==> flow/design.v (excerpt) <==
module FAdd(
    input rst,
    input clk,
    input  [31:0]               a,
    input  [31:0]               b,
    output reg [31:0]           c,
    output reg [2:0]           state
);
Size in the first run: roughly 1500 cells after synthesis, about 100 I/O pins.
clock: 3.67 ns
lec_check: 0
cap_margin: 20
core_aspect_ratio: 1.03
core_margin: 3
core_utilization: 65
cts_cluster_diameter: 28
gpl_routability_driven: 1
min_routing_layer: met1
setup_slack_margin: 0.19
slew_margin: 20
tns_end_percent: 5
run.sh (not shown) runs the stock make flow with config.mk's settings and CLKGATE_MAP_FILE=.
The first run finished but fails on setup timing.
Next try:
- CORE_UTILIZATION: 65 -> 40
- CTS_CLUSTER_DIAMETER: 28 -> 244
- PLACE_DENSITY_LB_ADDON: default -> 0.27
- TNS_END_PERCENT: 5 -> default
- clock period: 3.67 -> 3.3 ns (I/O delays scaled with it)
Effect:
- The new run reached the layout checks and failed them: setup timing
- area after synthesis does not change
- via count went down by about 3.4%
- power went up by 25%
- clock power came out higher by about 28%
- routed wire length climbs by about 2.4%
- global-route usage goes down by 15 points
- flip-flop count does not change
- worst setup slack is worse by 0.046 ns
- worst hold slack loses 0.10 ns
- die area increases by 60%

Setup of job 3237:
Starting RTL as in the previous note.
make LEC_CHECK=0 CAP_MARGIN=20 CORE_MARGIN=2 CORE_UTILIZATION=40 CTS_CLUSTER_DIAMETER=398 CTS_CLUSTER_SIZE=99 SLEW_MARGIN=20 TNS_END_PERCENT=15 finish   # period 10.0 ns
Job 3237 completed end to end with timing, DRC and antenna clean.
For job 4881, these inputs were changed with respect to job 3237:
# job 3237
export LEC_CHECK = 0
export CAP_MARGIN = 20
export CORE_MARGIN = 2
export CORE_UTILIZATION = 40
export CTS_CLUSTER_DIAMETER = 398
export CTS_CLUSTER_SIZE = 99
export SLEW_MARGIN = 20
export TNS_END_PERCENT = 15
create_clock -name core_clock -period 10.0 [get_ports {clk}]
# job 4881
export LEC_CHECK = 0
export CAP_MARGIN = 20
export CORE_MARGIN = 2
export CORE_UTILIZATION = 40
export SLEW_MARGIN = 20
create_clock -name core_clock -period 5.36 [get_ports {clk}]
### Flow results
There was hardly any difference in clock-pin slew on the worst setup and hold paths between job 3237 and job 4881.
Job 4881 vs. job 3237: synthesis-to-finish area growth went up by 1.2 points; share of total power in the clock network went up by 0.8 points.
Changes observed in job 4881 relative to job 3237: clock buffer count in the final layout now larger; area after detailed placement climbed 0.83%; combined global-route utilization of all metal layers neither gained nor lost much; static leakage saw an increase.
reg -> reg as the type of the worst setup path was reported by job 4881, and in -> reg by job 3237.

FAdd again, from the RTL that the note above started with.
export LEC_CHECK = 0
export CAP_MARGIN = 20
export CORE_ASPECT_RATIO = 1.03
export CORE_MARGIN = 2
export CORE_UTILIZATION = 58
export CTS_CLUSTER_DIAMETER = 244
export GPL_ROUTABILITY_DRIVEN = 1
export MAX_ROUTING_LAYER = met4
export MIN_ROUTING_LAYER = met1
export PLACE_DENSITY_LB_ADDON = 0.27
export SETUP_SLACK_MARGIN = 0.19
export SLEW_MARGIN = 20
export TNS_END_PERCENT = 5
create_clock -name core_clock -period 1.63 [get_ports {clk}]
The first run died in 5_1_grt on GRT-0232.
Edit:
Settings changed: CORE_ASPECT_RATIO 1.03 to default, CORE_UTILIZATION 58 to 55, CTS_CLUSTER_DIAMETER 244 to default, GPL_ROUTABILITY_DRIVEN 1 to default, MAX_ROUTING_LAYER met4 to default, MIN_ROUTING_LAYER met1 to default, PLACE_DENSITY_LB_ADDON 0.27 to default, SETUP_SLACK_MARGIN 0.19 to default, TNS_END_PERCENT 5 to default.
Clock period 1.63 ns to 7.16 ns, I/O delays scaled along.
Effect: The new run produced a clean layout; die area rises by 5.3%; synthesized area does not change; synthesized cell count does not change.
Edit:
Settings changed: CORE_UTILIZATION 55 to 69, SETUP_SLACK_MARGIN from default to 0.56.
Clock period 7.16 ns to 4.2 ns, I/O delays scaled along.
The new run finished with timing, DRC and antenna clean.
Wire length grows by about 10%.
Synthesized cell count does not change.
Final area grows by 5.6%.
Worst setup slack degrades by 2100 ps.
Via count grows by 12%.
Total power grows by about 90%.
Edit:
Settings changed: CORE_UTILIZATION 69 to 72, CTS_CLUSTER_SIZE from default to 14, SETUP_SLACK_MARGIN 0.56 to -0.4.
Clock period 4.2 ns to 4.16 ns, I/O delays scaled along.
Result: Now the flow finished but fails on negative setup slack. Clock power went down by about 9%. Total power went down by 5.4%. Register-to-register slack loses 460 ps.
Edit:
Settings changed: CORE_ASPECT_RATIO from default to 0.84, CORE_UTILIZATION 72 to 40, CTS_CLUSTER_SIZE 14 to default, GPL_TIMING_DRIVEN from default to 0, SETUP_SLACK_MARGIN -0.4 to default.
Clock period 4.16 ns to 10.0 ns, I/O delays scaled along.
Result: This time the run completed without violations; final cell count goes up by roughly a tenth; sequential share of layout area goes down by 0.57 points; via count goes down by a few percent; wire length goes up by roughly a tenth; core utilization goes down by 36 points; clock power goes down by well over a third; sequential power goes down by well over a third; area after synthesis is unchanged; design area goes up by a few percent.
Edit:
Settings changed: CELL_PAD_IN_SITES_GLOBAL_PLACEMENT from default to 2, CORE_UTILIZATION 40 to 61, CTS_CLUSTER_DIAMETER from default to 328, SLEW_MARGIN 20 to 10.
Result: Now the flow died in 3_1_place_gp_skip_io (GPL-0301). Die area falls by a quarter to a third. Synthesized area does not change. Synthesized cell count does not change.

FAdd again, from the RTL that the note above started with.
export LEC_CHECK = 0
export CAP_MARGIN = 20
export CORE_ASPECT_RATIO = 1.03
export CORE_MARGIN = 3
export CORE_UTILIZATION = 40
export CTS_CLUSTER_DIAMETER = 397
export CTS_CLUSTER_SIZE = 99
export GPL_ROUTABILITY_DRIVEN = 1
export MIN_ROUTING_LAYER = met1
export PLACE_DENSITY_LB_ADDON = 0.27
export SETUP_SLACK_MARGIN = -0.26
export SLEW_MARGIN = 20
create_clock -name core_clock -period 3.3 [get_ports {clk}]
The baseline finished but fails on setup timing.
==> next run, changes <==
Settings changed: ABC_AREA from default to 1, CAP_MARGIN 20 to 40, CELL_PAD_IN_SITES_DETAIL_PLACEMENT from default to 0, CORE_ASPECT_RATIO 1.03 to 0.67, CORE_MARGIN 3 to 9, CTS_CLUSTER_DIAMETER 397 to 181, CTS_CLUSTER_SIZE 99 to default, GPL_TIMING_DRIVEN from default to 0, HOLD_SLACK_MARGIN from default to 0.04, MAX_ROUTING_LAYER from default to met4, SETUP_SLACK_MARGIN -0.26 to 0.67.
Now the flow completed with no timing, DRC or antenna violations.
Worst setup slack improved by 0.50 ns.
Cell count goes up by about 40%.
Synthesized area came out higher by 20%.
Power came out higher by about 90%.
Fmax is higher by 17%.
Global-route usage is higher by 1.1 points.
==> next run, changes <==
Settings changed: ABC_AREA 1 to 0, CORE_MARGIN 9 to 10, GPL_TIMING_DRIVEN 0 to 1, HOLD_SLACK_MARGIN 0.04 to default, MAX_ROUTING_LAYER met4 to met5.
What happened: This time the run finished with setup timing left; total power came out lower by well over a third; routed wire length is lower by about a fifth; global-route usage came out lower by 2.3 points; worst setup slack loses 0.45 ns; design area shrinks slightly.
==> next run, changes <==
Settings changed: ABC_AREA 0 to default, CAP_MARGIN 40 to 20, CELL_PAD_IN_SITES_DETAIL_PLACEMENT 0 to default, CORE_ASPECT_RATIO 0.67 to 1.03, CORE_MARGIN 10 to 3, CTS_CLUSTER_DIAMETER 181 to 395, CTS_CLUSTER_SIZE from default to 99, GPL_TIMING_DRIVEN 1 to default, MAX_ROUTING_LAYER met5 to default, SETUP_SLACK_MARGIN 0.67 to -0.26.
After rerunning:
- The new run completed and failed the layout checks on setup timing
- sequential power barely changes
- utilization shrinks by 6.6 points
- final cell count shrinks by about 5%
- clock power shrinks by about 6%
- wire length shrinks by 12%
- power shrinks by 12%
- flip-flop count stays the same
- hold slack gains 0.014 ns

## run 1
Starting RTL as in the previous note.
// FAdd
module FAdd(
    input rst,
    input clk,
    input  [31:0]               a,
    input  [31:0]               b,
    output reg [31:0]           c,
    output reg [2:0]           state
);
clock: 4.56 ns
lec_check: 0
abc_area: 0
cap_margin: 25
cell_pad_in_sites_detail_placement: 0
core_aspect_ratio: 0.89
core_margin: 8
core_utilization: 45
cts_cluster_diameter: 190
gpl_timing_driven: 0
max_routing_layer: met4
setup_slack_margin: 0.21
slew_margin: 20
tns_end_percent: 10
Input-level comparison between run 2 and run 1:
Settings: swapping 45 for 72 in CORE_UTILIZATION; clearing GPL_TIMING_DRIVEN, which used to be 0; clearing CORE_ASPECT_RATIO, which used to be 0.89; putting CTS_CLUSTER_SIZE at 14 where nothing was set; swapping 8 for 2 in CORE_MARGIN; swapping 0.21 for -0.42 in SETUP_SLACK_MARGIN; clearing MAX_ROUTING_LAYER, which used to be met4; clearing CTS_CLUSTER_DIAMETER, which used to be 190; clearing CELL_PAD_IN_SITES_DETAIL_PLACEMENT, which used to be 0; swapping 25 for 20 in CAP_MARGIN; clearing ABC_AREA, which used to be 0; clearing TNS_END_PERCENT, which used to be 10; swapping 4.56 for 4.16 in the clock period (ns, I/O delays scaled along).
--- outcome ---
Finished, but not clean: run 2, with setup timing.
Wire length reported by the detailed router: lower on run 2
The area growth from synthesis to layout of run 2 falls short of that of run 1 by 2.7 points.
Portion of the clock cycle consumed by the worst path in the final layout: run 2 higher than run 1
As far as inverter tally of the final layout excluding the clock network goes, run 1 and run 2 are indistinguishable; the numbers are identical.
Run 1 fits on a die that is larger than the die of run 2.
Run comparison: run 2 startpoint of the most critical setup path a_add[5]$_DFFE_PP_; run 1 startpoint of the most critical setup path a_exp[1]$_DFFE_PP_
Count of final hold-check violations across run 2 and run 1: no real change.
Taking run 1 as the reference, in run 2 cell count decreased by about 10% relative to the old numbers, combinational fraction of design power rose by 0.2 points.
Compared with run 1, in run 2 number of nets still failing antenna checks after routing neither gained nor lost much, pin slew with the least headroom to its limit went up by 0.12 ns, clock-pin slew on the worst setup and hold paths now sits at about the same level.
[inputs] run 3 vs run 2
Settings: TNS_END_PERCENT: unset -> 5; CTS_CLUSTER_SIZE: 14 -> unset; CTS_CLUSTER_DIAMETER: unset -> 394; SETUP_SLACK_MARGIN: -0.42 -> 0.12; ABC_AREA: unset -> 1; the clock period (ns, I/O delays scaled along): 4.16 -> 2.05.
--- outcome ---
- Run 3 terminated abnormally: clock tree synthesis (4_1_cts) reported DPL-0038.
- | run 2 | all stages done | FAIL | setup timing |
- Run 3 vs run 2, combinational family with the most area after synthesis: simple AND/OR/NAND/NOR gates vs AND-OR/OR-AND gates
- Changes observed in run 3 relative to run 2: post-synthesis share of cell area spent on and, or, nand and nor gates went up; gate count after technology mapping went up by 972; synthesized area saw an increase; post-synth net total up about 60%.
diff inputs: run 3 => run 4
Settings: ABC_AREA removed (was 1); TNS_END_PERCENT removed (was 5); CORE_UTILIZATION changed from 72 to 40; CTS_CLUSTER_DIAMETER removed (was 394); SETUP_SLACK_MARGIN removed (was 0.12); the clock period (ns, I/O delays scaled along) changed from 2.05 to 10.0.
### Flow results
Run 4: done, clean on timing, DRC and antenna. The share of synthesized cell area in and-or and or-and compound cells of run 4 exceeds that of run 3 by 13 points. Comparing run 4 and run 3, cell area after technology mapping is higher on run 3. The half-perimeter wire length of the detailed placement result in run 4 is 0.64 times that in run 3. Taking run 3 as the reference, in run 4 synthesized instance count decreased by 39% relative to the old numbers, area enclosed by the die boundary shows an increase of 49%, overall die height rose 22%, post-synthesis chip area from yosys shrank by about 17%.
Power figures rest on the tool's default switching activity, not on a simulated workload.
